File: design/flow/config.mk
export PLATFORM = sky130hd
export DESIGN_NAME = DMAC
export DESIGN_NICKNAME = DMAC
export VERILOG_FILES = /design/flow/design.v
export SDC_FILE = /design/flow/constraint.sdc
export NUM_CORES = 4
export LEC_CHECK = 0
export ABC_AREA = 1
export CAP_MARGIN = 0
export CELL_PAD_IN_SITES_GLOBAL_PLACEMENT = 1
export CORE_MARGIN = 2
export CORE_UTILIZATION = 70
export CTS_CLUSTER_DIAMETER = 381
export CTS_CLUSTER_SIZE = 47
export MAX_ROUTING_LAYER = met5
export MIN_ROUTING_LAYER = met1
export PLACE_DENSITY = 0.92
export SLEW_MARGIN = 20
export TNS_END_PERCENT = 80
File: design/flow/constraint.sdc
create_clock -name core_clock -period 2.09 [get_ports {AXI_ACLK}]
set_input_delay 0.4180 -clock core_clock [delete_from_list [all_inputs] [get_ports {AXI_ACLK}]]
set_output_delay 0.4180 -clock core_clock [all_outputs]
set_load 0.01 [all_outputs]
File: design/flow/design.v
module axi_master_write #(
    parameter AXI_ID_WD   = 2,
    parameter AXI_DATA_WD = 32,
    parameter AXI_ADDR_WD = 32,
    parameter AXI_STRB_WD = 4
)(
    input                      M_AXI_ACLK,
    input                      M_AXI_ARESETN,    
    input                      w_cmd_valid,
    input  [AXI_ADDR_WD-1 : 0] w_cmd_addr,
    input  [AXI_ID_WD-1   : 0] w_cmd_id,
    input  [1 : 0]             w_cmd_burst,
    input  [2 : 0]             w_cmd_size,
    input  [AXI_ADDR_WD-1 : 0] w_cmd_len,
    output                     w_cmd_ready,
    output                     w_cmd_abort,
    output [AXI_ADDR_WD-1 : 0] M_AXI_AWADDR,
    output [AXI_ID_WD-1   : 0] M_AXI_AWID,
    output [1 : 0]             M_AXI_AWBURST,
    output [2 : 0]             M_AXI_AWSIZE,
    output [7 : 0]             M_AXI_AWLEN,
    output                     M_AXI_AWVALID,
    input                      M_AXI_AWREADY,
    output [AXI_DATA_WD-1 : 0] M_AXI_WDATA,
    output                     M_AXI_WLAST,
    output [AXI_STRB_WD-1 : 0] M_AXI_WSTRB,
    output                     M_AXI_WVALID,
    input                      M_AXI_WREADY,
    input  [AXI_ID_WD-1   : 0] M_AXI_BID,
    input  [1 : 0]             M_AXI_BRESP,
    input                      M_AXI_BVALID,
    output                     M_AXI_BREADY
);
localparam IW = AXI_ID_WD,
           DW = AXI_DATA_WD,
           AW = AXI_ADDR_WD,
           SW = AXI_STRB_WD;
localparam FIXED     = 2'b00,
           INCREMENT = 2'b01,
           WRAP      = 2'b10;
localparam ADDRLSB           = $clog2(DW) - 3;
localparam T_LGMAXBURST      = $clog2((4096 << 3) / DW);
localparam LGMAXBURST        = (T_LGMAXBURST < 8) ? T_LGMAXBURST : 8;
localparam LGMAX_FIXED_BURST = (T_LGMAXBURST < 4) ? T_LGMAXBURST : 4;
localparam AWT               = AW - ADDRLSB;
reg w_busy;
reg w_complete_combo;
reg pre_start;
reg start_burst_combo;
reg phantom_start;
reg [AW-1  : 0] awaddr;
reg [IW-1  : 0] awid;
reg [AWT-1 : 0] awlent;
reg [1 : 0]     awburst;
reg [2 : 0]     awsize;
reg aw_incr_burst;
reg aw_full_incr_burst;
reg aw_full_fixed_burst;
reg aw_needs_alignment;
reg            axi_awvalid;
reg [IW-1 : 0] axi_awid;
reg [AW-1 : 0] axi_awaddr;
reg [1 : 0]    axi_awburst;
reg [7 : 0]    axi_awlen;
reg [2 : 0]    axi_awsize;
reg [DW-1 : 0] axi_wdata;
reg [SW-1 : 0] axi_wstrb;
reg            axi_wlast;
reg            axi_wvalid;
reg            axi_bready;
reg [AWT-1 : 0] aw_requests_remaining;
reg [AWT-1 : 0] aw_next_remaining_combo;
reg aw_next_full_incr_burst_remaining_combo;
reg aw_none_incr_burst_remaining;
reg aw_none_incr_burst_remaining_combo;
reg aw_next_full_fixed_burst_remaining_combo;
reg aw_none_fixed_burst_remaining;
reg aw_none_fixed_burst_remaining_combo;
reg [LGMAXBURST-1 : 0] addr_align_combo;
reg [LGMAXBURST   : 0] initial_burst_len_combo;
reg [LGMAXBURST   : 0] wr_max_burst;
reg [LGMAXBURST   : 0] wr_beats_cnt;
reg axi_abort_pending;
wire w_fire     = w_cmd_valid   && w_cmd_ready;
wire awfire     = M_AXI_AWVALID && M_AXI_AWREADY;
wire wfire      = M_AXI_WVALID  && M_AXI_WREADY;
wire bfire      = M_AXI_BVALID  && M_AXI_BREADY;
wire last_wfire = M_AXI_WLAST   && wfire;
wire aw_pending = M_AXI_AWVALID && !M_AXI_AWREADY;
wire w_pending  = M_AXI_WVALID  && !M_AXI_WREADY;
always @(posedge M_AXI_ACLK) begin
    if (!M_AXI_ARESETN) begin
        w_busy <= 1'b0;
    end
    else if (w_fire) begin
        w_busy <= 1'b1;
    end
    else if (w_complete_combo) begin
        w_busy <= 1'b0;
    end
end
always @(posedge M_AXI_ACLK) begin
    if (!w_busy) begin
        pre_start <= 1'b1;
    end
    else begin
        pre_start <= 1'b0;
    end
end
always @(*) begin
    start_burst_combo = !(aw_incr_burst ? aw_none_incr_burst_remaining : aw_none_fixed_burst_remaining);
    if (!w_busy || axi_abort_pending) begin
        start_burst_combo = 1'b0;
    end
    if (axi_awvalid || pre_start) begin
        start_burst_combo = 1'b0;
    end
    if (M_AXI_WVALID && !(M_AXI_WLAST && M_AXI_WREADY)) begin
        start_burst_combo = 1'b0;
    end
end
always @(posedge M_AXI_ACLK) begin
    if (!w_busy) begin
        phantom_start <= 1'b0;
    end
    else begin
        phantom_start <= start_burst_combo;
    end
end
always @(posedge M_AXI_ACLK) begin
    if (!M_AXI_ARESETN) begin
        axi_awvalid <= 1'b0;
    end
    else if (!aw_pending) begin
        axi_awvalid <= start_burst_combo;
    end
end
always @(*) begin
    if (!w_busy) begin
        w_complete_combo = 1'b0;
    end
    else begin
        w_complete_combo = last_wfire && (aw_incr_burst ? aw_none_incr_burst_remaining : aw_none_fixed_burst_remaining);
        if (axi_abort_pending && !axi_wvalid && !axi_awvalid) begin
            w_complete_combo = 1'b1;
        end
    end
end
always @(posedge M_AXI_ACLK) begin
    if (!w_busy) begin
        axi_abort_pending <= 1'b0;
    end
    else if (bfire && M_AXI_BRESP[1]) begin
        axi_abort_pending <= 1'b1;
    end
end
always @(posedge M_AXI_ACLK) begin
    if (!M_AXI_ARESETN) begin
        awburst <= INCREMENT;
        awsize  <= 'b0;
        awlent  <= 'b0;
        awid    <= 'b0;
        awaddr  <= 'b0;
        aw_incr_burst       <= 1'b1;
        aw_full_incr_burst  <= 1'b0;
        aw_full_fixed_burst <= 1'b0; 
    end
    else if (!w_busy) begin 
        awburst <= w_cmd_burst;
        awsize  <= w_cmd_size;
        awlent  <= w_cmd_len[AW-1 : ADDRLSB];
        awid    <= w_cmd_id;
        awaddr  <= w_cmd_addr;
        aw_incr_burst       <= (w_cmd_burst == INCREMENT);
        aw_full_incr_burst  <= |w_cmd_len[AW-1 : (ADDRLSB+LGMAXBURST)];
        aw_full_fixed_burst <= |w_cmd_len[AW-1 : (ADDRLSB+LGMAX_FIXED_BURST)];
    end
end
always @(posedge M_AXI_ACLK) begin
    if (!aw_pending) begin
        axi_awburst <= awburst;
        axi_awid    <= awid;
        axi_awsize  <= awsize;
    end
end
wire [LGMAXBURST : 0] aw_align_sum = {1'b0, w_cmd_addr[(ADDRLSB+LGMAXBURST-1) : ADDRLSB]} + {1'b0, w_cmd_len[(ADDRLSB+LGMAXBURST-1) : ADDRLSB]};
always @(posedge M_AXI_ACLK) begin
    if (!w_busy) begin
        aw_needs_alignment <= 1'b0;
        if (|w_cmd_addr[(ADDRLSB+LGMAXBURST-1) : ADDRLSB]) begin
            if (|w_cmd_len[AW-1 : (LGMAXBURST+ADDRLSB)]) begin
                aw_needs_alignment <= 1'b1;
            end
            else if (aw_align_sum[LGMAXBURST]) begin
                aw_needs_alignment <= 1'b1;
            end
        end
    end
end
always @(*) begin
    addr_align_combo        = 1'b1 + (~awaddr[(ADDRLSB+LGMAXBURST-1) : ADDRLSB]);
    initial_burst_len_combo = (1 << LGMAXBURST);
    if (!aw_incr_burst) begin
        initial_burst_len_combo = (1 << LGMAX_FIXED_BURST);
        if (!aw_full_fixed_burst) begin
            initial_burst_len_combo = {1'b0, awlent[LGMAXBURST-1 : 0]};
        end
    end
    else if (aw_needs_alignment) begin
        initial_burst_len_combo = {1'b0, addr_align_combo};
    end
    else if (!aw_full_incr_burst) begin
        initial_burst_len_combo = {1'b0, awlent[LGMAXBURST-1 : 0]};
    end
end
always @(posedge M_AXI_ACLK) begin
    if (pre_start) begin
        wr_max_burst <= initial_burst_len_combo;
    end
    else if (phantom_start) begin
        if (aw_incr_burst) begin
            if (!aw_next_full_incr_burst_remaining_combo) begin
                wr_max_burst <= {1'b0, aw_next_remaining_combo[7 : 0]};
            end
            else begin
                wr_max_burst <= (1 << LGMAXBURST);
            end
        end
        else begin
            if (!aw_next_full_fixed_burst_remaining_combo) begin
                wr_max_burst <= {4'b0, aw_next_remaining_combo[3 : 0]};
            end
            else begin
                wr_max_burst <= (1 << LGMAX_FIXED_BURST);
            end
        end
    end
end
always @(posedge M_AXI_ACLK) begin
    if (!aw_pending) begin
        axi_awlen <= wr_max_burst - 1'b1;
    end
end
always @(posedge M_AXI_ACLK) begin
    if (pre_start) begin
        aw_requests_remaining         <= awlent;
        aw_none_incr_burst_remaining  <= 1'b0;
        aw_none_fixed_burst_remaining <= 1'b0;
    end
    else if (phantom_start) begin
        aw_requests_remaining         <= aw_next_remaining_combo;
        aw_none_incr_burst_remaining  <= aw_none_incr_burst_remaining_combo;
        aw_none_fixed_burst_remaining <= aw_none_fixed_burst_remaining_combo;
    end
    else if (axi_abort_pending) begin
        aw_requests_remaining         <= 'b0;
        aw_none_incr_burst_remaining  <= 1'b1;
        aw_none_fixed_burst_remaining <= 1'b1;
    end
end
always @(*) begin
    aw_next_remaining_combo                  = aw_requests_remaining - ({(LGMAXBURST+1){phantom_start}} & wr_max_burst);
    aw_next_full_incr_burst_remaining_combo  = |aw_next_remaining_combo[AWT-1 : LGMAXBURST];
    aw_next_full_fixed_burst_remaining_combo = |aw_next_remaining_combo[AWT-1 : LGMAX_FIXED_BURST];
    aw_none_incr_burst_remaining_combo       = !aw_next_full_incr_burst_remaining_combo && !(|aw_next_remaining_combo[LGMAXBURST-1 : 0]);
    aw_none_fixed_burst_remaining_combo      = !aw_next_full_fixed_burst_remaining_combo && !(|aw_next_remaining_combo[LGMAX_FIXED_BURST-1 : 0]);
end
always @(posedge M_AXI_ACLK) begin
    if (!w_busy) begin
        axi_awaddr <= w_cmd_addr;
    end
    else if (awfire) begin
        axi_awaddr[ADDRLSB-1 : 0] <= 'b0;
        if (aw_incr_burst) begin
            axi_awaddr[AW-1 : ADDRLSB] <=axi_awaddr[AW-1 : ADDRLSB] + axi_awlen + 1'b1;
        end
    end
end
always @(posedge M_AXI_ACLK) begin
    if (!M_AXI_ARESETN) begin
        axi_wvalid <= 1'b0;
    end
    else if (!w_pending) begin
        if (last_wfire) begin
            axi_wvalid <= 1'b0;
        end
        if (start_burst_combo) begin
            axi_wvalid <= 1'b1;
        end
    end
end
always @(posedge M_AXI_ACLK) begin
    if (!M_AXI_ARESETN) begin
        wr_beats_cnt  <= 'b0;
    end
    else begin
        case ({phantom_start,  wfire})
            2'b00: begin end
            2'b01: begin
                wr_beats_cnt  <= wr_beats_cnt - 1'b1;
            end
            2'b10: begin
                wr_beats_cnt  <= wr_beats_cnt + wr_max_burst;
            end
            2'b11: begin
                wr_beats_cnt  <= wr_beats_cnt + M_AXI_AWLEN;
            end
        endcase
    end
end
always @(posedge M_AXI_ACLK) begin
    if (!M_AXI_ARESETN) begin
        axi_wdata <= 'b0;
    end
    else if (wfire) begin
        axi_wdata <= axi_wdata + 1'b1;
        if (M_AXI_WLAST) begin
            axi_wdata <= 'b0;
        end
    end
end
always @(posedge M_AXI_ACLK) begin
    if (!w_busy) begin
        axi_wlast <= (awlent == 'b1);
    end
    else if (!w_pending) begin
        if (start_burst_combo) begin
            axi_wlast <= (wr_max_burst == 'b1);
        end
        else if (phantom_start) begin
            axi_wlast <= (M_AXI_AWLEN == 'b1);
        end
        else begin
            axi_wlast <= (wr_beats_cnt == 2);
        end
    end
end
always @(posedge M_AXI_ACLK) begin
    if (!w_pending) begin
        axi_wstrb <= axi_abort_pending ? 'b0 : {SW{1'b1}};
    end
end 
always @(posedge M_AXI_ACLK) begin
    if (!M_AXI_ARESETN) begin
        axi_bready <= 1'b0;
    end 
    else if (last_wfire) begin
        axi_bready <= 1'b1;
    end
    else if (bfire) begin
        axi_bready <= 1'b0;
    end
end
assign w_cmd_ready   = !w_busy && !axi_abort_pending;
assign w_cmd_abort   = axi_abort_pending;
assign M_AXI_AWVALID = axi_awvalid;
assign M_AXI_AWADDR  = axi_awaddr;
assign M_AXI_AWID    = axi_awid;
assign M_AXI_AWBURST = axi_awburst;
assign M_AXI_AWSIZE  = axi_awsize;
assign M_AXI_AWLEN   = axi_awlen;
assign M_AXI_WVALID  = axi_wvalid;
assign M_AXI_WDATA   = axi_wdata;
assign M_AXI_WSTRB   = axi_wstrb;
assign M_AXI_WLAST   = axi_wlast;
assign M_AXI_BREADY  = axi_bready;
endmodule
module axi_master_read #(
    parameter AXI_ID_WD   = 2,
    parameter AXI_DATA_WD = 32,
    parameter AXI_ADDR_WD = 32,
    parameter AXI_STRB_WD = 4
)(
    input                      M_AXI_ACLK,
    input                      M_AXI_ARESETN,    
    input                      r_cmd_valid,
    input  [AXI_ADDR_WD-1 : 0] r_cmd_addr,
    input  [AXI_ID_WD-1   : 0] r_cmd_id,
    input  [1 : 0]             r_cmd_burst,
    input  [2 : 0]             r_cmd_size,
    input  [AXI_ADDR_WD-1 : 0] r_cmd_len,
    output                     r_cmd_ready,
    output                     r_cmd_abort,
    output [AXI_ADDR_WD-1 : 0] M_AXI_ARADDR,
    output [AXI_ID_WD-1   : 0] M_AXI_ARID,
    output [1 : 0]             M_AXI_ARBURST,
    output [2 : 0]             M_AXI_ARSIZE,
    output [7 : 0]             M_AXI_ARLEN,
    output                     M_AXI_ARVALID,
    input                      M_AXI_ARREADY,
    input  [AXI_DATA_WD-1 : 0] M_AXI_RDATA,
    input                      M_AXI_RLAST,
    input  [AXI_ID_WD-1   : 0] M_AXI_RID,
    input  [1 : 0]             M_AXI_RRESP,
    input                      M_AXI_RVALID,
    output                     M_AXI_RREADY
);
localparam IW = AXI_ID_WD,
           DW = AXI_DATA_WD,
           AW = AXI_ADDR_WD,
           SW = AXI_STRB_WD;
localparam FIXED     = 2'b00,
           INCREMENT = 2'b01,
           WRAP      = 2'b10;
localparam ADDRLSB           = $clog2(DW) - 3;
localparam T_LGMAXBURST      = $clog2((4096 << 3) / DW);
localparam LGMAXBURST        = (T_LGMAXBURST < 8) ? T_LGMAXBURST : 8;
localparam LGMAX_FIXED_BURST = (T_LGMAXBURST < 4) ? T_LGMAXBURST : 4;
localparam AWT               = AW - ADDRLSB;
reg r_busy;
reg r_complete_combo;
reg pre_start;
reg start_burst_combo;
reg phantom_start;
reg [AW-1  : 0] araddr;
reg [IW-1  : 0] arid;
reg [AWT-1 : 0] arlent;
reg [1 : 0]     arburst;
reg [2 : 0]     arsize;
reg ar_incr_burst;
reg ar_full_incr_burst;
reg ar_full_fixed_burst;
reg ar_needs_alignment;
reg            axi_arvalid;
reg [IW-1 : 0] axi_arid;
reg [AW-1 : 0] axi_araddr;
reg [1 : 0]    axi_arburst;
reg [7 : 0]    axi_arlen;
reg [2 : 0]    axi_arsize;
reg            axi_rready;
reg [AWT-1 : 0] ar_requests_remaining;
reg [AWT-1 : 0] ar_next_remaining_combo;
reg ar_next_full_incr_burst_remaining_combo;
reg ar_none_incr_burst_remaining;
reg ar_none_incr_burst_remaining_combo;
reg ar_next_full_fixed_burst_remaining_combo;
reg ar_none_fixed_burst_remaining;
reg ar_none_fixed_burst_remaining_combo;
reg [LGMAXBURST-1 : 0] addr_align_combo;
reg [LGMAXBURST   : 0] initial_burst_len_combo;
reg [LGMAXBURST   : 0] rd_max_burst;
reg [9 : 0] ar_burst_outstanding;
reg         ar_last_outstanding;
reg axi_abort_pending;
wire r_fire     = r_cmd_valid   && r_cmd_ready;
wire arfire     = M_AXI_ARVALID && M_AXI_ARREADY;
wire rfire      = M_AXI_RVALID  && M_AXI_RREADY;
wire last_rfire = M_AXI_RLAST   && rfire;
wire ar_pending = M_AXI_ARVALID && !M_AXI_ARREADY;
always @(posedge M_AXI_ACLK) begin
    if (!M_AXI_ARESETN) begin
        r_busy <= 1'b0;
    end
    else if (r_fire) begin
        r_busy <= 1'b1;
    end
    else if (r_complete_combo) begin
        r_busy <= 1'b0;
    end
end
always @(posedge M_AXI_ACLK) begin
    if (!r_busy) begin
        pre_start <= 1'b1;
    end
    else begin
        pre_start <= 1'b0;
    end
end
always @(*) begin
    start_burst_combo = !(ar_incr_burst ? ar_none_incr_burst_remaining : ar_none_fixed_burst_remaining);
    if (!r_busy || axi_abort_pending) begin
        start_burst_combo = 1'b0;
    end
    if (axi_arvalid || pre_start) begin
        start_burst_combo = 1'b0;
    end
end
always @(posedge M_AXI_ACLK) begin
    if (!r_busy) begin
        phantom_start <= 1'b0;
    end
    else begin
        phantom_start <= start_burst_combo;
    end
end
always @(posedge M_AXI_ACLK) begin
    if (!M_AXI_ARESETN) begin
        axi_arvalid <= 1'b0;
    end
    else if (!ar_pending) begin
        axi_arvalid <= start_burst_combo;
    end
end
always @(*) begin
    if (!r_busy) begin
        r_complete_combo = 1'b0;
    end
    else begin
        r_complete_combo = !pre_start && !phantom_start
                        && (ar_incr_burst ? ar_none_incr_burst_remaining : ar_none_fixed_burst_remaining)
                        && ((ar_burst_outstanding == 'b0) || (last_rfire && ar_last_outstanding));
    end
end
always @(posedge M_AXI_ACLK) begin
    if (!M_AXI_ARESETN) begin
        ar_burst_outstanding <= 'b0;
        ar_last_outstanding  <= 1'b0;
    end
    else begin
        if (phantom_start && !last_rfire) begin
            ar_burst_outstanding <= ar_burst_outstanding + 1'b1;
            ar_last_outstanding  <= (ar_burst_outstanding == 1'b0);
        end
        if (last_rfire && !phantom_start) begin
            ar_burst_outstanding <= ar_burst_outstanding - 1'b1;
            ar_last_outstanding  <= (ar_burst_outstanding == 'd2);
        end
    end
end
always @(posedge M_AXI_ACLK) begin
    if (!r_busy) begin
        axi_abort_pending <= 1'b0;
    end
    else if (rfire && M_AXI_RRESP[1]) begin
        axi_abort_pending <= 1'b1;
    end
end
always @(posedge M_AXI_ACLK) begin
    if (!M_AXI_ARESETN) begin
        arburst <= INCREMENT;
        arsize  <= 'b0;
        arlent  <= 'b0;
        arid    <= 'b0;
        araddr  <= 'b0;
        ar_incr_burst       <= 1'b1;
        ar_full_incr_burst  <= 1'b0;
        ar_full_fixed_burst <= 1'b0; 
    end
    else if (!r_busy) begin 
        arburst <= r_cmd_burst;
        arsize  <= r_cmd_size;
        arlent  <= r_cmd_len[AW-1 : ADDRLSB];
        arid    <= r_cmd_id;
        araddr  <= r_cmd_addr;
        ar_incr_burst       <= (r_cmd_burst == INCREMENT);
        ar_full_incr_burst  <= |r_cmd_len[AW-1 : (ADDRLSB+LGMAXBURST)];
        ar_full_fixed_burst <= |r_cmd_len[AW-1 : (ADDRLSB+LGMAX_FIXED_BURST)];
    end
end
always @(posedge M_AXI_ACLK) begin
    if (!ar_pending) begin
        axi_arburst <= arburst;
        axi_arid    <= arid;
        axi_arsize  <= arsize;
    end
end
wire [LGMAXBURST : 0] ar_align_sum = {1'b0, r_cmd_addr[(ADDRLSB+LGMAXBURST-1) : ADDRLSB]} + {1'b0, r_cmd_len[(ADDRLSB+LGMAXBURST-1) : ADDRLSB]};
always @(posedge M_AXI_ACLK) begin
    if (!r_busy) begin
        ar_needs_alignment <= 1'b0;
        if (|r_cmd_addr[(ADDRLSB+LGMAXBURST-1) : ADDRLSB]) begin
            if (|r_cmd_len[AW-1 : (LGMAXBURST+ADDRLSB)]) begin
                ar_needs_alignment <= 1'b1;
            end
            else if (ar_align_sum[LGMAXBURST]) begin
                ar_needs_alignment <= 1'b1;
            end
        end
    end
end
always @(*) begin
    addr_align_combo        = 1'b1 + (~araddr[(ADDRLSB+LGMAXBURST-1) : ADDRLSB]);
    initial_burst_len_combo = (1 << LGMAXBURST);
    if (!ar_incr_burst) begin
        initial_burst_len_combo = (1 << LGMAX_FIXED_BURST);
        if (!ar_full_fixed_burst) begin
            initial_burst_len_combo = {1'b0, arlent[LGMAXBURST-1 : 0]};
        end
    end
    else if (ar_needs_alignment) begin
        initial_burst_len_combo = {1'b0, addr_align_combo};
    end
    else if (!ar_full_incr_burst) begin
        initial_burst_len_combo = {1'b0, arlent[LGMAXBURST-1 : 0]};
    end
end
always @(posedge M_AXI_ACLK) begin
    if (pre_start) begin
        rd_max_burst <= initial_burst_len_combo;
    end
    else if (phantom_start) begin
        if (ar_incr_burst) begin
            if (!ar_next_full_incr_burst_remaining_combo) begin
                rd_max_burst <= {1'b0, ar_next_remaining_combo[7 : 0]};
            end
            else begin
                rd_max_burst <= (1 << LGMAXBURST);
            end
        end
        else begin
            if (!ar_next_full_fixed_burst_remaining_combo) begin
                rd_max_burst <= {4'b0, ar_next_remaining_combo[3 : 0]};
            end
            else begin
                rd_max_burst <= (1 << LGMAX_FIXED_BURST);
            end
        end
    end
end
always @(posedge M_AXI_ACLK) begin
    if (!ar_pending) begin
        axi_arlen <= rd_max_burst - 1'b1;
    end
end
always @(posedge M_AXI_ACLK) begin
    if (pre_start) begin
        ar_requests_remaining         <= arlent;
        ar_none_incr_burst_remaining  <= 1'b0;
        ar_none_fixed_burst_remaining <= 1'b0;
    end
    else if (phantom_start) begin
        ar_requests_remaining         <= ar_next_remaining_combo;
        ar_none_incr_burst_remaining  <= ar_none_incr_burst_remaining_combo;
        ar_none_fixed_burst_remaining <= ar_none_fixed_burst_remaining_combo;
    end
    else if (axi_abort_pending) begin
        ar_requests_remaining         <= 'b0;
        ar_none_incr_burst_remaining  <= 1'b1;
        ar_none_fixed_burst_remaining <= 1'b1;
    end
end
always @(*) begin
    ar_next_remaining_combo                  = ar_requests_remaining - ({(LGMAXBURST+1){phantom_start}} & rd_max_burst);
    ar_next_full_incr_burst_remaining_combo  = |ar_next_remaining_combo[AWT-1 : LGMAXBURST];
    ar_next_full_fixed_burst_remaining_combo = |ar_next_remaining_combo[AWT-1 : LGMAX_FIXED_BURST];
    ar_none_incr_burst_remaining_combo       = !ar_next_full_incr_burst_remaining_combo && !(|ar_next_remaining_combo[LGMAXBURST-1 : 0]);
    ar_none_fixed_burst_remaining_combo      = !ar_next_full_fixed_burst_remaining_combo && !(|ar_next_remaining_combo[LGMAX_FIXED_BURST-1 : 0]);
end
always @(posedge M_AXI_ACLK) begin
    if (!r_busy) begin
        axi_araddr <= r_cmd_addr;
    end
    else if (arfire) begin
        axi_araddr[ADDRLSB-1 : 0] <= 'b0;
        if (ar_incr_burst) begin
            axi_araddr[AW-1 : ADDRLSB] <=axi_araddr[AW-1 : ADDRLSB] + axi_arlen + 1'b1;
        end
    end
end
always @(posedge M_AXI_ACLK) begin
    if (!M_AXI_ARESETN) begin
        axi_rready <= 1'b0;
    end 
    else if (arfire) begin
        axi_rready <= 1'b1;
    end
    else if (r_complete_combo) begin
        axi_rready <= 1'b0;
    end
end
assign r_cmd_ready   = !r_busy && !axi_abort_pending;
assign r_cmd_abort   = axi_abort_pending;
assign M_AXI_ARVALID = axi_arvalid;
assign M_AXI_ARADDR  = axi_araddr;
assign M_AXI_ARID    = axi_arid;
assign M_AXI_ARBURST = axi_arburst;
assign M_AXI_ARSIZE  = axi_arsize;
assign M_AXI_ARLEN   = axi_arlen;
assign M_AXI_RREADY  = axi_rready;
endmodule
module DMAC #(
    parameter AXI_ID_WD   = 2,
    parameter AXI_DATA_WD = 32,
    parameter AXI_ADDR_WD = 32,
    parameter AXI_STRB_WD = 4
)(
    input                      AXI_ACLK,
    input                      AXI_ARESETN,    
    input                      cmd_valid,
    input  [AXI_ADDR_WD-1 : 0] cmd_addr,
    input  [AXI_ID_WD-1   : 0] cmd_id,
    input  [1 : 0]             cmd_burst,
    input  [2 : 0]             cmd_size,
    input  [AXI_ADDR_WD-1 : 0] cmd_len,
    output                     cmd_ready,
    output                     cmd_abort,
    output [AXI_ADDR_WD-1 : 0] AXI_AWADDR,
    output [AXI_ID_WD-1   : 0] AXI_AWID,
    output [1 : 0]             AXI_AWBURST,
    output [2 : 0]             AXI_AWSIZE,
    output [7 : 0]             AXI_AWLEN,
    output                     AXI_AWVALID,
    input                      AXI_AWREADY,
    output [AXI_DATA_WD-1 : 0] AXI_WDATA,
    output [AXI_STRB_WD-1 : 0] AXI_WSTRB,
    output                     AXI_WLAST,
    output                     AXI_WVALID,
    input                      AXI_WREADY,
    input  [AXI_ID_WD-1   : 0] AXI_BID,
    input  [1 : 0]             AXI_BRESP,
    input                      AXI_BVALID,
    output                     AXI_BREADY,
    output [AXI_ADDR_WD-1 : 0] AXI_ARADDR,
    output [AXI_ID_WD-1   : 0] AXI_ARID,
    output [1 : 0]             AXI_ARBURST,
    output [2 : 0]             AXI_ARSIZE,
    output [7 : 0]             AXI_ARLEN,
    output                     AXI_ARVALID,
    input                      AXI_ARREADY,
    input  [AXI_DATA_WD-1 : 0] AXI_RDATA,
    input                      AXI_RLAST,
    input  [AXI_ID_WD-1   : 0] AXI_RID,
    input  [1 : 0]             AXI_RRESP,
    input                      AXI_RVALID,
    output                     AXI_RREADY
);
wire w_cmd_ready, r_cmd_ready;
wire w_cmd_abort, r_cmd_abort;
assign cmd_ready = w_cmd_ready && r_cmd_ready;
assign cmd_abort = w_cmd_abort || r_cmd_abort;
wire cmd_valid_both = cmd_valid && cmd_ready;
axi_master_write #(
    .AXI_ID_WD(AXI_ID_WD),
    .AXI_DATA_WD(AXI_DATA_WD),
    .AXI_ADDR_WD(AXI_ADDR_WD),
    .AXI_STRB_WD(AXI_STRB_WD)
) axi_master_write(
    .M_AXI_ACLK(AXI_ACLK),
    .M_AXI_ARESETN(AXI_ARESETN),    
    .w_cmd_valid(cmd_valid_both),
    .w_cmd_addr(cmd_addr),
    .w_cmd_id(cmd_id),
    .w_cmd_burst(cmd_burst),
    .w_cmd_size(cmd_size),
    .w_cmd_len(cmd_len),
    .w_cmd_ready(w_cmd_ready),
    .w_cmd_abort(w_cmd_abort),
    .M_AXI_AWADDR(AXI_AWADDR),
    .M_AXI_AWID(AXI_AWID),
    .M_AXI_AWBURST(AXI_AWBURST),
    .M_AXI_AWSIZE(AXI_AWSIZE),
    .M_AXI_AWLEN(AXI_AWLEN),
    .M_AXI_AWVALID(AXI_AWVALID),
    .M_AXI_AWREADY(AXI_AWREADY),
    .M_AXI_WDATA(AXI_WDATA),
    .M_AXI_WLAST(AXI_WLAST),
    .M_AXI_WSTRB(AXI_WSTRB),
    .M_AXI_WVALID(AXI_WVALID),
    .M_AXI_WREADY(AXI_WREADY),
    .M_AXI_BID(AXI_BID),
    .M_AXI_BRESP(AXI_BRESP),
    .M_AXI_BVALID(AXI_BVALID),
    .M_AXI_BREADY(AXI_BREADY)
);
axi_master_read #(
    .AXI_ID_WD(AXI_ID_WD),
    .AXI_DATA_WD(AXI_DATA_WD),
    .AXI_ADDR_WD(AXI_ADDR_WD),
    .AXI_STRB_WD(AXI_STRB_WD)
) axi_master_read(
    .M_AXI_ACLK(AXI_ACLK),
    .M_AXI_ARESETN(AXI_ARESETN),    
    .r_cmd_valid(cmd_valid_both),
    .r_cmd_addr(cmd_addr),
    .r_cmd_id(cmd_id),
    .r_cmd_burst(cmd_burst),
    .r_cmd_size(cmd_size),
    .r_cmd_len(cmd_len),
    .r_cmd_ready(r_cmd_ready),
    .r_cmd_abort(r_cmd_abort),
    .M_AXI_ARADDR(AXI_ARADDR),
    .M_AXI_ARID(AXI_ARID),
    .M_AXI_ARBURST(AXI_ARBURST),
    .M_AXI_ARSIZE(AXI_ARSIZE),
    .M_AXI_ARLEN(AXI_ARLEN),
    .M_AXI_ARVALID(AXI_ARVALID),
    .M_AXI_ARREADY(AXI_ARREADY),
    .M_AXI_RDATA(AXI_RDATA),
    .M_AXI_RLAST(AXI_RLAST),
    .M_AXI_RVALID(AXI_RVALID),
    .M_AXI_RREADY(AXI_RREADY),
    .M_AXI_RID(AXI_RID),
    .M_AXI_RRESP(AXI_RRESP)
);
endmodule
File: design/flow/run.sh
#!/bin/bash
# the make line also repeats each setting of config.mk as NAME=value (left out here)
make -C /OpenROAD-flow-scripts/flow DESIGN_CONFIG=/design/flow/config.mk WORK_HOME=/design/flow/orfs CLKGATE_MAP_FILE= finish
==> run_results.csv, run 1 <==
group,metric,value,unit
synthesis,yosys.cell_count.top_type,"nand2_1",
synthesis,syn-cell-area,20240,sq um
floorplanning,fp.dieH,174.1,um
synthesis,ys_ff,341,
floorplanning,fp-row-count,62,
floorplanning,fp.dieW,174.1,um
synthesis,synthMuxAreaShare,0.09889,%
synthesis,edf_count,176,
floorplanning,die_area,30300,sq um
run_status,first-error,"[ERROR GPL-0301] Utilization 112.164 % exceeds 100%.",
synthesis,yosysTopAreaCell,"edfxtp_1",
synthesis,synth.cellmix.compoundShare,13.25,%
run_status,lastStage,"global placement without I/O",
synthesis,yosys_cells,2731,
synthesis,synth-main-ff-cell,"edfxtp_1",
synthesis,synth-adder-area-share,4.549,%
floorplanning,core_area,28630,sq um
synthesis,yosysSeqAreaShare,42.43,%
synthesis,logic_family,"simple AND/OR/NAND/NOR gates",
synthesis,syn_area_per_cell,7.412,sq um
floorplanning,floorplan.core_util,70.72,%
synthesis,yosys.area_share.simple,28.48,%
synthesis,synth_cell_type_count,57,
synthesis,area_leaders,"edfxtp_1, dfxtp_1, nand2_1",
synthesis,fp_nets,2921,
run_status,outcome,"did not finish",
synthesis,yosys_area,20240,sq um
synthesis,yosysWarnings,2,
synthesis,netlist_instances,2731,
synthesis,async_flop_share,0,%
synthesis,synthTopCellsByCount,"nand2_1, nor2_1, inv_1",
synthesis,top_cell_area_share,26.11,%
synthesis,xor_share,3.029,%
==> run 2, diff against run 1 <==
CAP_MARGIN = 20   (was 0)
CELL_PAD_IN_SITES_GLOBAL_PLACEMENT = not set   (was 1)
CORE_UTILIZATION = 72   (was 70)
CTS_CLUSTER_DIAMETER = 358   (was 381)
CTS_CLUSTER_SIZE = 95   (was 47)
MAX_ROUTING_LAYER = not set   (was met5)
MIN_ROUTING_LAYER = not set   (was met1)
PLACE_DENSITY = 0.41   (was 0.92)
TNS_END_PERCENT = 10   (was 80)
clock period = 2.63 ns   (was 2.09 ns; I/O delays follow)
==> run 2 against run 1 <==
Compared with the run above: the run fails in global routing; synthesized cell count unchanged; die size decreased by 2.7%; area after synthesis unchanged.
==> run_results.csv, run 2 <==
group,metric,value,unit
run_status,outcome,"did not finish",
synthesis,netlist_instances,2731,
synthesis,yosysWarnings,2,
synthesis,yosys_cells,2731,
synthesis,yosysTopAreaCell,"edfxtp_1",
floorplanning,fp.dieH,171.7,um
floorplanning,core_area,27710,sq um
synthesis,xor_share,3.029,%
synthesis,edf_count,176,
synthesis,synth-adder-area-share,4.549,%
placement,dp_hpwl,49200,um
synthesis,syn-cell-area,20240,sq um
floorplanning,ioPinCount,258,
synthesis,synth.cellmix.compoundShare,13.25,%
synthesis,yosys.area_share.simple,28.48,%
clock_tree,cts.sinks,341,
synthesis,yosysSeqAreaShare,42.43,%
synthesis,synthMuxAreaShare,0.09889,%
clock_tree,cts_buffers,7,
floorplanning,fp-row-count,61,
synthesis,fp_nets,2921,
synthesis,yosys_area,20240,sq um
synthesis,area_leaders,"edfxtp_1, dfxtp_1, nand2_1",
clock_tree,ctsHoldBuffers,0,
clock_tree,htreeDepth,1,
clock_tree,cts_buffer_depth,3,
synthesis,top_cell_area_share,26.11,%
synthesis,syn_area_per_cell,7.412,sq um
placement,dpl.cell_count,3478,
synthesis,logic_family,"simple AND/OR/NAND/NOR gates",
clock_tree,clock-root-buffer,"clkbuf_16",
synthesis,synth_cell_type_count,57,
placement,numPortBuffers,217,
synthesis,synthTopCellsByCount,"nand2_1, nor2_1, inv_1",
floorplanning,floorplan.core_util,73.07,%
run_status,lastStage,"global routing",
synthesis,async_flop_share,0,%
floorplanning,fp.dieW,171.7,um
floorplanning,die_area,29470,sq um
placement,place_ws,-619.5,ps
synthesis,yosys.cell_count.top_type,"nand2_1",
placement,placed_area,24350,sq um
synthesis,synth-main-ff-cell,"edfxtp_1",
synthesis,ys_ff,341,
placement,gp_congestion,1.110,
## run 2: per-stage QoR
stage | power, uW | utilization [%]
CTS | 16090 | 91.22
floorplan | 10650 | -
global placement | 13300 | 87.88
detailed placement | 13660 | 87.88
## run 2: what timing repair did
| item | 4_1_cts |
|---|---|
| cloned | 2 |
| setup buffers | 20 |
| endpoints found under the setup margin | 36 |
| gates resized | 129 |
| endpoints found under the hold margin | 0 |
| pin swaps | 48 |
==> run 3, diff against run 2 <==
ABC_AREA = not set   (was 1)
CELL_PAD_IN_SITES_DETAIL_PLACEMENT = 1   (was not set)
CORE_ASPECT_RATIO = 1.42   (was not set)
CORE_MARGIN = 9   (was 2)
CORE_UTILIZATION = 39   (was 72)
CTS_CLUSTER_DIAMETER = 392   (was 358)
CTS_CLUSTER_SIZE = not set   (was 95)
PLACE_DENSITY = 0.6   (was 0.41)
SETUP_SLACK_MARGIN = 0.3   (was not set)
TNS_END_PERCENT = not set   (was 10)
clock period = 3.01 ns   (was 2.63 ns; I/O delays follow)
==> run 3 against run 2 <==
Compared with the run above: the layout now fails its checks (negative setup slack); die size up 86%; area after synthesis down 10%; synthesized cell count down 32%.
==> run_results.csv, run 3 <==
group,metric,value,unit
run_status,outcome,"failed layout checks",
run_status,so_faults,"negative setup slack",
worst_hold_path,hp-class,"primary input to register",
placement,dpl.cell_count,2806,
pwr,p_sw_share,32.97,%
floorplanning,floorplan.core_util,39.71,%
job,warning_count,76,
synthesis,netlist_instances,1865,
synthesis,yosys_cells,1865,
grt,grt_max_degree,107,
synthesis,xor_share,8.055,%
synthesis,synthMuxAreaShare,5.051,%
pwr,p_seq_share,36.3,%
setup_path,slowest_delay,510,ps
placement,numPortBuffers,217,
drt,drt_iter0_markers,770,
timing,finalMaxSlewViolations,0,
pwr,power.switching,5657,uW
timing,finalCritPeriodShare,115.0,%
pwr,seq-power,6230,uW
timing,period_needed,3462,ps
pwr,ir_drop,0.0004862,V
setup_path,cp-end-kind,"register",
synthesis,async_flop_share,0,%
worst_hold_path,holdPathEnd,"axi_master_read.arburst[0]",
timing,fin_hold_ws,428.3,ps
synthesis,syn-cell-area,18160,sq um
synthesis,top_cell_area_share,29.10,%
final_layout,stdcell_area,25870,sq um
pwr,p_clk,4980,uW
synthesis,edf_count,176,
setup_path,cp_slowest_cell,"or4b_4",
synthesis,syn_area_per_cell,9.737,sq um
final_layout,nFillCells,5002,
placement,gp_congestion,0.8962,
pwr,p_leak,0.009937,uW
final_layout,regArea,8605,sq um
clock_tree,tritoncts,"yes",
setup_path,cp-start-kind,"register",
setup_path,r2r-start,"axi_master_write.wr_max_burst[8]",
clock_tree,cts.sinks,341,
setup_path,critPathMaxFanout,6,
synthesis,ys_ff,341,
clock_tree,cts.clk_slew.worst_paths,70,ps
timing,rsz0062_at_grt,"true",
timing,final.setup.tns,-6395,ps
clock_tree,htreeDepth,2,
synthesis,area_leaders,"edfxtp_1, dfxtp_1, mux2i_1",
synthesis,synthTopCellsByCount,"nand2_1, edfxtp_1, dfxtp_1",
timing,hold_violations,0,
pwr,p_clk_share,29.0,%
floorplanning,fp.dieW,199.1,um
timing,fin_skew,25.12,ps
final_layout,syn_to_final_growth,42.48,%
final_layout,final_core_util,56.58,%
floorplanning,ioPinCount,258,
setup_path,reg2reg_depth,12,
timing,relSlewSlack,29.72,%
setup_path,setup.worst_path.start,"axi_master_write.wr_max_burst[8]",
pwr,power-top-group,"sequential cells",
drt,ant_nets,0,
synthesis,yosysTopAreaCell,"edfxtp_1",
synthesis,logic_family,"simple AND/OR/NAND/NOR gates",
grt,grt_overflow_total,0,
grt,grt_pass1_vias,17243,
placement,dp_hpwl,46530,um
setup_path,worst_r2r_endpoint,"axi_master_write.wr_max_burst[1]",
drt,detail_route.wirelength,67770,um
drt,via_count,16481,
final_layout,final_nets,2521,
floorplanning,fp-row-count,93,
pwr,power.density,663.1,nW/um^2
pwr,comb_power,5940,uW
synthesis,synth.cellmix.compoundShare,12.10,%
worst_hold_path,whs_path_depth,2,
grt,antenna_found_initial,8,
clock_tree,clkLatencyLatePin,550,ps
final_layout,stdcell_count,2978,
setup_path,crit_buf_inv,1,
placement,placed_area,22480,sq um
setup_path,worst-path-stages,12,
drt,dr.pass1.iters,5,
timing,setup_viol,26,
setup_path,crit_required,3380,ps
clock_tree,clock-root-buffer,"clkbuf_16",
setup_path,r2r_slack,-450,ps
worst_hold_path,min-delay-start,"AXI_ARESETN",
setup_path,path_cells,"nand2_4 -> ha_4 -> or3_4 -> or4b_4 -> or2_4 -> nor3_4 -> xnor2_2 -> nand4_1 -> a2111oi_4 -> buf_6 -> o211ai_4 -> o22ai_1",
timing,fmax,288.8,MHz
setup_path,critPathTopFamily,"simple AND/OR/NAND/NOR gates",
synthesis,synth_cell_type_count,71,
setup_path,critPathKind,"register to register",
synthesis,fp_nets,2055,
synthesis,yosys.area_share.simple,19.55,%
synthesis,synth-main-ff-cell,"edfxtp_1",
final_layout,mi_logic_area,10430,sq um
drt,drc,0,
clock_tree,cts_buffers,38,
floorplanning,core_area,45730,sq um
clock_tree,cts_buffer_depth,3,
setup_path,crit_arrival,3830,ps
synthesis,yosysSeqAreaShare,47.30,%
floorplanning,die_area,54770,sq um
grt,grt_first_pass_wirelength,97220,um
synthesis,yosys_area,18160,sq um
pwr,internal_power,11500,uW
floorplanning,fp.dieH,275.1,um
job,maxCapViolCount,0,
timing,tightest_slew,1052,ps
pwr,pwr-share-comb,34.6,%
setup_path,endpoint,"axi_master_write.wr_max_burst[1]",
drt,vias_per_cell,5.534,
synthesis,yosysWarnings,2,
drt,wire_per_inst,22.76,um
synthesis,yosys.cell_count.top_type,"nand2_1",
grt,grt_use_total,22.63,%
synthesis,synth-adder-area-share,5.071,%
timing,fin_ws,-452.4,ps
run 3: area by class of cell:
class	count	area share, %
multi-input cells	1388	40.31
flip-flops and latches	341	33.26
repair buffers	501	17.39
clock buffers	54	4.512
well taps	617	2.984
inverters	61	0.9140
clock inverters	15	0.6190
diodes	1	0.009672
run 3: layer usage:
layer  global-route usage [%]  vias to the layer above  wire (um)
met5                        0                        -         90
met4                    11.47                       14       3632
met3                    3.877                      185       3916
met2                    42.37                      500      35310
met1                    23.78                     8205      24820
li1                         -                     7577          -
run 3: repair_timing:
item | in CTS | in global routing
buffers inserted | 45 | 54
setup endpoints to repair | 82 | 100
pin swaps | 73 | 116
hold buffers | 0 | 0
resized | 118 | 198
cloned | 1 | 2
run 3: through the flow:
| stage | power (uW) | setup slack (ps) |
|---|---|---|
| 6_report | 17160 | -452.4 |
| 3_5_place_dp | 10970 | -664.7 |
| 4_1_cts | 16400 | -291.9 |
| 5_1_grt | 17880 | -575.8 |
| 2_1_floorplan | 8732 | -259.3 |
| 3_3_place_gp | 10760 | -560.4 |
==> run 4, diff against run 3 <==
ABC_AREA = 1   (was not set)
CORE_ASPECT_RATIO = not set   (was 1.42)
CORE_MARGIN = 2   (was 9)
CORE_UTILIZATION = 32   (was 39)
CTS_CLUSTER_DIAMETER = not set   (was 392)
HOLD_SLACK_MARGIN = 0.06   (was not set)
MIN_ROUTING_LAYER = met2   (was not set)
PLACE_DENSITY = not set   (was 0.6)
SETUP_SLACK_MARGIN = not set   (was 0.3)
clock period = 6.5 ns   (was 3.01 ns; I/O delays follow)
==> run 4 against run 3 <==
Compared with the run above: the run now finishes clean; first-iteration DRC count rose to 6.7 times the previous value; synthesized cell count rose by 46%; clock power fell by 49%; via count rose by 65%; final cell count rose by 28%; routed wire length rose by 9.0%; global-route usage rose by 11 points; clock skew rose by 7.1 ps; final area fell by 4.4%; sequential power fell by 53%; register-to-register slack improved by 3100 ps; combinational power fell by about 60%.
==> run_results.csv, run 4 <==
group,metric,value,unit
run_status,outcome,"finished clean",
final_layout,stdcell_area,24730,sq um
grt,grt_overflow_total,0,
worst_hold_path,min-delay-start,"axi_master_write.awburst[1]",
setup_path,critPathMaxFanout,10,
pwr,power-top-group,"sequential cells",
clock_tree,cts_resized,0,
pwr,power.switching,2915,uW
drt,ant_nets,0,
setup_path,r2r_slack,2630,ps
pwr,internal_power,4912,uW
placement,dp_hpwl,53450,um
synthesis,synth-adder-area-share,4.549,%
floorplanning,fp-row-count,92,
setup_path,cp_slowest_cell,"clkdlybuf4s50_1",
clock_tree,cts_buffer_depth,3,
final_layout,syn_to_final_growth,22.16,%
pwr,p_clk_share,32.1,%
grt,grt_use_total,33.29,%
timing,finalCritPeriodShare,59.67,%
setup_path,crit_buf_inv,3,
floorplanning,fp.dieW,255.5,um
clock_tree,cts.clk_slew.worst_paths,50,ps
timing,setup_viol,0,
clock_tree,htreeDepth,2,
pwr,comb_power,2370,uW
synthesis,yosys.area_share.simple,28.48,%
synthesis,syn-cell-area,20240,sq um
synthesis,netlist_instances,2731,
clock_tree,post-cts-setup-buffers,0,
job,warning_count,67,
timing,period_needed,3879,ps
synthesis,synthMuxAreaShare,0.09889,%
synthesis,yosys.cell_count.top_type,"nand2_1",
synthesis,logic_family,"simple AND/OR/NAND/NOR gates",
setup_path,endpoint,"axi_master_write.wr_beats_cnt[8]",
pwr,ir_drop,0.0001882,V
synthesis,top_cell_area_share,26.11,%
synthesis,synthTopCellsByCount,"nand2_1, nor2_1, inv_1",
floorplanning,core_area,62850,sq um
timing,relSlewSlack,26.63,%
setup_path,crit_required,6960,ps
setup_path,critPathTopFamily,"AND-OR/OR-AND gates",
drt,drt_iter0_markers,5129,
setup_path,crit_arrival,4340,ps
synthesis,ys_ff,341,
synthesis,yosysSeqAreaShare,42.43,%
final_layout,final_nets,3119,
synthesis,fp_nets,2921,
job,maxCapViolCount,0,
synthesis,yosys_area,20240,sq um
drt,detail_route.wirelength,73850,um
pwr,pwr-share-comb,30.2,%
drt,drc,0,
grt,grt_pass1_vias,29631,
grt,grt_first_pass_wirelength,114100,um
timing,fin_skew,32.18,ps
worst_hold_path,whs_path_depth,0,
setup_path,worst_r2r_endpoint,"axi_master_write.wr_max_burst[8]",
setup_path,r2r-start,"axi_master_write.phantom_start",
drt,via_count,27190,
timing,tightest_slew,1099,ps
synthesis,yosys_cells,2731,
timing,fmax,257.8,MHz
synthesis,edf_count,176,
setup_path,reg2reg_depth,15,
clock_tree,cts_buffers,42,
clock_tree,clock-root-buffer,"clkbuf_16",
setup_path,slowest_delay,540,ps
synthesis,synth.cellmix.compoundShare,13.25,%
synthesis,area_leaders,"edfxtp_1, dfxtp_1, nand2_1",
final_layout,nFillCells,7799,
setup_path,critPathKind,"primary input to register",
placement,placed_area,23270,sq um
drt,wire_per_inst,19.36,um
clock_tree,tritoncts,"yes",
grt,grt_max_degree,91,
timing,finalMaxSlewViolations,0,
worst_hold_path,hp-class,"register to register",
grt,antenna_found_initial,0,
floorplanning,ioPinCount,258,
synthesis,async_flop_share,0,%
pwr,p_sw_share,37.24,%
worst_hold_path,holdPathEnd,"axi_master_write.axi_awburst[1]",
pwr,p_leak,0.01046,uW
drt,dr.pass1.iters,10,
floorplanning,floorplan.core_util,32.21,%
pwr,seq-power,2950,uW
synthesis,yosysTopAreaCell,"edfxtp_1",
timing,rsz0062_at_grt,"false",
setup_path,setup.worst_path.start,"AXI_WREADY",
synthesis,synth-main-ff-cell,"edfxtp_1",
setup_path,cp-end-kind,"register",
timing,hold_violations,0,
floorplanning,fp.dieH,255.5,um
synthesis,xor_share,3.029,%
setup_path,cp-start-kind,"primary input",
clock_tree,clkLatencyLatePin,600,ps
placement,numPortBuffers,217,
timing,final.setup.tns,0,ps
synthesis,yosysWarnings,2,
clock_tree,ctsHoldBuffers,0,
synthesis,syn_area_per_cell,7.412,sq um
pwr,p_clk,2520,uW
pwr,p_seq_share,37.6,%
pwr,power.density,316.5,nW/um^2
synthesis,synth_cell_type_count,57,
clock_tree,cts.sinks,341,
setup_path,worst-path-stages,18,
setup_path,path_cells,"clkdlybuf4s50_1 -> nand2_2 -> clkinv_4 -> nand2_1 -> o22ai_1 -> inv_1 -> ha_1 -> fa_1 -> nand3_1 -> nand3_1 -> a21oi_1 -> o21bai_1 -> nand2_1 -> nand2_1 -> a21oi_1 -> o21ai_0 -> a21oi_1 -> nor2_1",
floorplanning,die_area,65290,sq um
placement,gp_congestion,0.9734,
drt,vias_per_cell,7.127,
## run 4: routing by layer
layer / up-vias / wire length, um / GRT usage, %
li1: 9421 / - / -
met5: - / 924 / 16.30
met2: 7414 / 36750 / 39.66
met1: 9436 / 0 / -
met3: 886 / 29360 / 43.88
met4: 33 / 6808 / 6.010
## run 4: area by class of cell
cell class | count | area [sq um] | area share, %
multi-input cells | 1958 | 10010 | 40.49
flip-flops and latches | 341 | 8591 | 34.74
repair buffers | 233 | 2287 | 9.249
inverters | 353 | 1330 | 5.378
clock buffers | 58 | 1245 | 5.034
well taps | 846 | 1059 | 4.280
clock inverters | 17 | 183.9 | 0.7437
diodes | 9 | 22.52 | 0.09107
## run 4: per-stage QoR
step / setup slack [ps] / total power (uW) / util [%] / instances / hold slack [ps]
floorplan: 2527 / 4311 / - / 2731 / 408.6
global route: 2325 / 8202 / 39.31 / 3806 / 447.3
finish: 2621 / 7827 / 39.35 / 3815 / 429.8
detailed placement: 2102 / 5216 / 37.03 / 3731 / 417.5
CTS: 2661 / 7710 / 39.30 / 3806 / 432.2
global placement: 2149 / 5143 / 37.03 / 3731 / 413.7
==> run 5, diff against run 4 <==
ABC_AREA = 0   (was 1)
CAP_MARGIN = 25   (was 20)
CELL_PAD_IN_SITES_DETAIL_PLACEMENT = 0   (was 1)
CELL_PAD_IN_SITES_GLOBAL_PLACEMENT = 2   (was not set)
CORE_UTILIZATION = 43   (was 32)
GPL_ROUTABILITY_DRIVEN = 0   (was not set)
GPL_TIMING_DRIVEN = 1   (was not set)
HOLD_SLACK_MARGIN = not set   (was 0.06)
MAX_ROUTING_LAYER = met4   (was not set)
MIN_ROUTING_LAYER = met1   (was met2)
clock period = 6.4 ns   (was 6.5 ns; I/O delays follow)
==> run 5 against run 4 <==
Compared with the run above: still clean; clock-buffer cell count stayed put; clock skew decreased by 20 ps; critical path depth is 7 lower; core utilization up 13 points; synthesized cell count is 32% lower; critical path type is now register to register.
==> run_results.csv, run 5 <==
group,metric,value,unit
timing,finalMaxSlewViolations,0,
timing,fin_skew,12.28,ps
synthesis,async_flop_share,0,%
drt,via_count,14346,
pwr,p_sw_share,31.81,%
pwr,p_clk,2230,uW
setup_path,crit_arrival,4830,ps
floorplanning,fp.dieH,209.5,um
clock_tree,cts_buffer_depth,3,
synthesis,syn-cell-area,18160,sq um
grt,grt_max_degree,67,
timing,rsz0062_at_grt,"false",
placement,dpl.cell_count,2559,
grt,antenna_found_initial,8,
pwr,p_leak,0.008261,uW
pwr,p_seq_share,42.2,%
worst_hold_path,whs_path_depth,0,
synthesis,xor_share,8.055,%
grt,grt_overflow_total,0,
setup_path,worst-path-stages,11,
timing,final.setup.tns,0,ps
synthesis,yosysSeqAreaShare,47.30,%
grt,grt_first_pass_wirelength,80310,um
synthesis,area_leaders,"edfxtp_1, dfxtp_1, mux2i_1",
clock_tree,ctsHoldBuffers,0,
floorplanning,core_area,41850,sq um
synthesis,synth-main-ff-cell,"edfxtp_1",
placement,numPortBuffers,217,
pwr,p_clk_share,31.9,%
clock_tree,cts.sinks,341,
synthesis,yosys.area_share.simple,19.55,%
setup_path,critPathMaxFanout,14,
job,warning_count,69,
pwr,pwr-share-comb,25.9,%
floorplanning,die_area,43890,sq um
synthesis,synth-adder-area-share,5.071,%
floorplanning,floorplan.core_util,43.39,%
synthesis,fp_nets,2055,
clock_tree,htreeDepth,2,
setup_path,setup.worst_path.start,"axi_master_write.phantom_start",
synthesis,edf_count,176,
timing,relSlewSlack,32.54,%
setup_path,crit_buf_inv,0,
synthesis,top_cell_area_share,29.10,%
synthesis,synth.cellmix.compoundShare,12.10,%
final_layout,final_nets,2252,
drt,detail_route.wirelength,51450,um
setup_path,slowest_delay,650,ps
grt,grt_pass1_vias,14128,
run_status,outcome,"finished clean",
timing,tightest_slew,1012,ps
timing,hold_violations,0,
clock_tree,cts.clk_slew.worst_paths,60,ps
grt,grt_use_total,24.09,%
clock_tree,cts_buffers,40,
synthesis,synthMuxAreaShare,5.051,%
setup_path,cp_slowest_cell,"dfxtp_1",
pwr,power-top-group,"sequential cells",
synthesis,yosysWarnings,2,
synthesis,yosysTopAreaCell,"edfxtp_1",
clock_tree,cts_resized,0,
worst_hold_path,hp-class,"register to register",
setup_path,endpoint,"axi_master_write.wr_max_burst[0]",
floorplanning,fp.dieW,209.5,um
clock_tree,clock-root-buffer,"clkbuf_16",
clock_tree,clkLatencyLatePin,570,ps
synthesis,yosys_cells,1865,
placement,placed_area,20830,sq um
final_layout,stdcell_area,22100,sq um
timing,period_needed,4432,ps
drt,drc,0,
setup_path,r2r_slack,1970,ps
worst_hold_path,min-delay-start,"axi_master_read.arid[1]",
setup_path,cp-end-kind,"register",
floorplanning,fp-row-count,75,
setup_path,r2r-start,"axi_master_write.phantom_start",
timing,finalCritPeriodShare,69.25,%
setup_path,worst_r2r_endpoint,"axi_master_write.wr_max_burst[0]",
floorplanning,ioPinCount,258,
drt,wire_per_inst,19.48,um
clock_tree,tritoncts,"yes",
worst_hold_path,holdPathEnd,"axi_master_read.axi_arid[1]",
timing,fin_hold_ws,431.5,ps
timing,fmax,225.6,MHz
pwr,power.density,315.4,nW/um^2
synthesis,synth_cell_type_count,71,
setup_path,path_cells,"nand2_1 -> ha_1 -> or3_1 -> or4b_4 -> nor4_1 -> o211ai_1 -> xor2_1 -> o2111ai_1 -> a2111oi_4 -> o211ai_2 -> o22ai_1",
final_layout,syn_to_final_growth,21.73,%
synthesis,syn_area_per_cell,9.737,sq um
placement,dp_hpwl,37680,um
final_layout,stdcell_count,2641,
pwr,power,6971,uW
drt,ant_nets,0,
synthesis,yosys_area,18160,sq um
synthesis,yosys.cell_count.top_type,"nand2_1",
job,maxCapViolCount,0,
setup_path,reg2reg_depth,11,
synthesis,logic_family,"simple AND/OR/NAND/NOR gates",
setup_path,critPathKind,"register to register",
synthesis,synthTopCellsByCount,"nand2_1, edfxtp_1, dfxtp_1",
synthesis,netlist_instances,1865,
setup_path,critPathTopFamily,"simple AND/OR/NAND/NOR gates",
synthesis,ys_ff,341,
setup_path,cp-start-kind,"register",
drt,dr.pass1.iters,7,
timing,setup_viol,0,
pwr,comb_power,1800,uW
final_layout,nFillCells,3944,
pwr,internal_power,4753,uW
pwr,seq-power,2940,uW
drt,drt_iter0_markers,910,
pwr,ir_drop,0.0001958,V
setup_path,crit_required,6790,ps
pwr,power.switching,2218,uW
clock_tree,post-cts-setup-buffers,0,
drt,vias_per_cell,5.432,
## run 5: final cells by class
| class | instances | area (sq um) | area share (%) |
|---|---|---|---|
| tap | 539 | 674.4 | 3.051 |
| timing repair buffer | 230 | 2275 | 10.29 |
| inverter | 61 | 229.0 | 1.036 |
| clock buffer | 58 | 1140 | 5.157 |
| sequential | 341 | 8596 | 38.89 |
| multi-input combinational | 1388 | 9057 | 40.98 |
| antenna | 8 | 20.02 | 0.09057 |
| clock inverter | 16 | 112.6 | 0.5095 |
## run 5: metal layers
layer	share of wire [%]	GRT usage (%)	up-vias
met2	45	37.59	350
met1	47	32.29	6869
li1	-	-	7060
met4	2.4	7.092	0
met3	5.7	4.175	67
met5	0	-	-
## run 5: metrics by stage
step	utilization [%]	worst slack, ps
global placement	49.74	1635
floorplan	-	1992
detailed placement	49.77	1582
CTS	52.77	2051
finish	52.81	1968
global route	52.81	1677
==> run 6, diff against run 5 <==
ABC_AREA = not set   (was 0)
CAP_MARGIN = 20   (was 25)
CELL_PAD_IN_SITES_DETAIL_PLACEMENT = not set   (was 0)
CELL_PAD_IN_SITES_GLOBAL_PLACEMENT = not set   (was 2)
CORE_UTILIZATION = 70   (was 43)
CTS_CLUSTER_DIAMETER = 212   (was not set)
CTS_CLUSTER_SIZE = 37   (was not set)
GPL_ROUTABILITY_DRIVEN = not set   (was 0)
GPL_TIMING_DRIVEN = not set   (was 1)
MAX_ROUTING_LAYER = not set   (was met4)
MIN_ROUTING_LAYER = not set   (was met1)
clock period = 2.71 ns   (was 6.4 ns; I/O delays follow)
==> run 6 against run 5 <==
Compared with the run above: the run now fails in global routing; area after synthesis did not move; synthesized cell count did not move; die size fell by 38%.
==> run_results.csv, run 6 <==
group,metric,value,unit
run_status,outcome,"did not finish",
run_status,lastStage,"global routing",
run_status,first-error,"[ERROR GRT-0232] Routing congestion too high. Check the congestion heatmap in the GUI.",
synthesis,synthMuxAreaShare,5.051,%
clock_tree,htreeDepth,1,
clock_tree,cts_buffer_depth,3,
floorplanning,fp-row-count,58,
synthesis,edf_count,176,
synthesis,yosys_cells,1865,
floorplanning,ioPinCount,258,
floorplanning,die_area,27240,sq um
clock_tree,clock-root-buffer,"clkbuf_16",
synthesis,synth_cell_type_count,71,
floorplanning,fp.dieW,165.1,um
grt,grt_use_total,70.69,%
synthesis,logic_family,"simple AND/OR/NAND/NOR gates",
synthesis,yosysWarnings,2,
synthesis,async_flop_share,0,%
synthesis,ys_ff,341,
synthesis,synthTopCellsByCount,"nand2_1, edfxtp_1, dfxtp_1",
clock_tree,cts_buffers,13,
synthesis,top_cell_area_share,29.10,%
synthesis,yosys.cell_count.top_type,"nand2_1",
clock_tree,cts.sinks,341,
synthesis,netlist_instances,1865,
floorplanning,floorplan.core_util,71.70,%
placement,gp_congestion,0.9567,
floorplanning,core_area,25330,sq um
synthesis,synth-main-ff-cell,"edfxtp_1",
synthesis,fp_nets,2055,
synthesis,area_leaders,"edfxtp_1, dfxtp_1, mux2i_1",
floorplanning,fp.dieH,165.1,um
synthesis,yosys_area,18160,sq um
synthesis,xor_share,8.055,%
synthesis,syn_area_per_cell,9.737,sq um
placement,dp_hpwl,39960,um
synthesis,syn-cell-area,18160,sq um
grt,grt_overflow_total,16,
synthesis,yosys.area_share.simple,19.55,%
placement,numPortBuffers,217,
synthesis,yosysTopAreaCell,"edfxtp_1",
synthesis,yosysSeqAreaShare,47.30,%
synthesis,synth.cellmix.compoundShare,12.10,%
synthesis,synth-adder-area-share,5.071,%
run 6: stage by stage:
step                cells  area (sq um)  hold WS (ps)  setup slack [ps]
CTS                  2634         23560         411.6            -609.4
detailed placement   2572         22500         417.3            -861.9
floorplan            1865         18470         408.0            -499.7
global placement     2572         22500         412.2            -754.3
run 6: layer usage:
layer  track usage, %  GRT overflow
met1            69.12             0
met2            90.85             5
met3            52.17             1
met4            74.70            10
met5            8.144             0
run 6: timing repair:
item,4_1_cts
cloned,1
pin swaps,49
gates resized,102
hold buffers,0
endpoints found under the setup margin,86
buffers inserted,41
==> run 7, diff against run 6 <==
ABC_AREA = 1   (was not set)
CAP_MARGIN = 0   (was 20)
CELL_PAD_IN_SITES_GLOBAL_PLACEMENT = 1   (was not set)
CORE_UTILIZATION = 72   (was 70)
CTS_CLUSTER_DIAMETER = 381   (was 212)
CTS_CLUSTER_SIZE = 77   (was 37)
MAX_ROUTING_LAYER = met5   (was not set)
MIN_ROUTING_LAYER = met1   (was not set)
PLACE_DENSITY_LB_ADDON = 0.0   (was not set)
SETUP_SLACK_MARGIN = 0.37   (was not set)
TNS_END_PERCENT = 80   (was not set)
clock period = 1.64 ns   (was 2.71 ns; I/O delays follow)
==> run 7 against run 6 <==
Compared with the run above: the run fails in global placement without I/O; die size up 8.2%; area after synthesis increased by 11%; synthesized cell count increased by 46%.
==> run_results.csv, run 7 <==
group,metric,value,unit
synthesis,netlist_instances,2731,
synthesis,synth-adder-area-share,4.549,%
synthesis,synth.cellmix.compoundShare,13.25,%
floorplanning,fp-row-count,61,
synthesis,xor_share,3.029,%
synthesis,syn-cell-area,20240,sq um
synthesis,synth-main-ff-cell,"edfxtp_1",
synthesis,yosys_area,20240,sq um
synthesis,async_flop_share,0,%
synthesis,top_cell_area_share,26.11,%
synthesis,synthMuxAreaShare,0.09889,%
synthesis,edf_count,176,
floorplanning,core_area,27710,sq um
synthesis,fp_nets,2921,
run_status,lastStage,"global placement without I/O",
floorplanning,fp.dieH,171.7,um
run_status,outcome,"did not finish",
synthesis,synthTopCellsByCount,"nand2_1, nor2_1, inv_1",
synthesis,synth_cell_type_count,57,
synthesis,area_leaders,"edfxtp_1, dfxtp_1, nand2_1",
synthesis,yosys.cell_count.top_type,"nand2_1",
synthesis,yosysWarnings,2,
synthesis,yosysTopAreaCell,"edfxtp_1",
synthesis,logic_family,"simple AND/OR/NAND/NOR gates",
run_status,first-error,"[ERROR FLW-0024] Place density exceeds 1.0 (current PLACE_DENSITY_LB_ADDON =  0.0). Please check if the value of  PLACE_DENSITY_LB_ADDON is between 0 and 0.99.",
synthesis,yosys.area_share.simple,28.48,%
floorplanning,die_area,29470,sq um
floorplanning,fp.dieW,171.7,um
synthesis,yosysSeqAreaShare,42.43,%
synthesis,syn_area_per_cell,7.412,sq um
floorplanning,floorplan.core_util,73.07,%
synthesis,yosys_cells,2731,
synthesis,ys_ff,341,
==> run 8, diff against run 7 <==
CAP_MARGIN = 20   (was 0)
CELL_PAD_IN_SITES_DETAIL_PLACEMENT = 2   (was not set)
CELL_PAD_IN_SITES_GLOBAL_PLACEMENT = 2   (was 1)
CORE_UTILIZATION = 51   (was 72)
CTS_CLUSTER_DIAMETER = not set   (was 381)
CTS_CLUSTER_SIZE = not set   (was 77)
GPL_ROUTABILITY_DRIVEN = 0   (was not set)
GPL_TIMING_DRIVEN = 0   (was not set)
MAX_ROUTING_LAYER = not set   (was met5)
PLACE_DENSITY_LB_ADDON = not set   (was 0.0)
SETUP_SLACK_MARGIN = not set   (was 0.37)
TNS_END_PERCENT = not set   (was 80)
clock period = 6.4 ns   (was 1.64 ns; I/O delays follow)
==> run 8 against run 7 <==
Compared with the run above: the run again fails in global placement without I/O; die size grew 40%; synthesized cell count is the same; area after synthesis is the same.
==> run_results.csv, run 8 <==
group,metric,value,unit
run_status,outcome,"did not finish",
run_status,lastStage,"global placement without I/O",
run_status,first-error,"[ERROR GPL-0301] Utilization 100.999 % exceeds 100%.",
synthesis,ys_ff,341,
synthesis,top_cell_area_share,26.11,%
synthesis,yosys.area_share.simple,28.48,%
synthesis,synthMuxAreaShare,0.09889,%
synthesis,syn-cell-area,20240,sq um
synthesis,fp_nets,2921,
synthesis,yosysWarnings,2,
synthesis,synth_cell_type_count,57,
synthesis,yosys_area,20240,sq um
synthesis,synth.cellmix.compoundShare,13.25,%
synthesis,yosysTopAreaCell,"edfxtp_1",
synthesis,yosys.cell_count.top_type,"nand2_1",
synthesis,yosysSeqAreaShare,42.43,%
floorplanning,fp.dieH,203.2,um
synthesis,logic_family,"simple AND/OR/NAND/NOR gates",
synthesis,yosys_cells,2731,
floorplanning,core_area,38920,sq um
synthesis,synth-main-ff-cell,"edfxtp_1",
floorplanning,die_area,41300,sq um
synthesis,xor_share,3.029,%
floorplanning,fp.dieW,203.2,um
synthesis,syn_area_per_cell,7.412,sq um
floorplanning,fp-row-count,72,
synthesis,edf_count,176,
synthesis,area_leaders,"edfxtp_1, dfxtp_1, nand2_1",
floorplanning,floorplan.core_util,52.02,%
synthesis,async_flop_share,0,%
synthesis,netlist_instances,2731,
synthesis,synth-adder-area-share,4.549,%
synthesis,synthTopCellsByCount,"nand2_1, nor2_1, inv_1",
Power figures rest on the tool's default switching activity, not on a simulated workload.
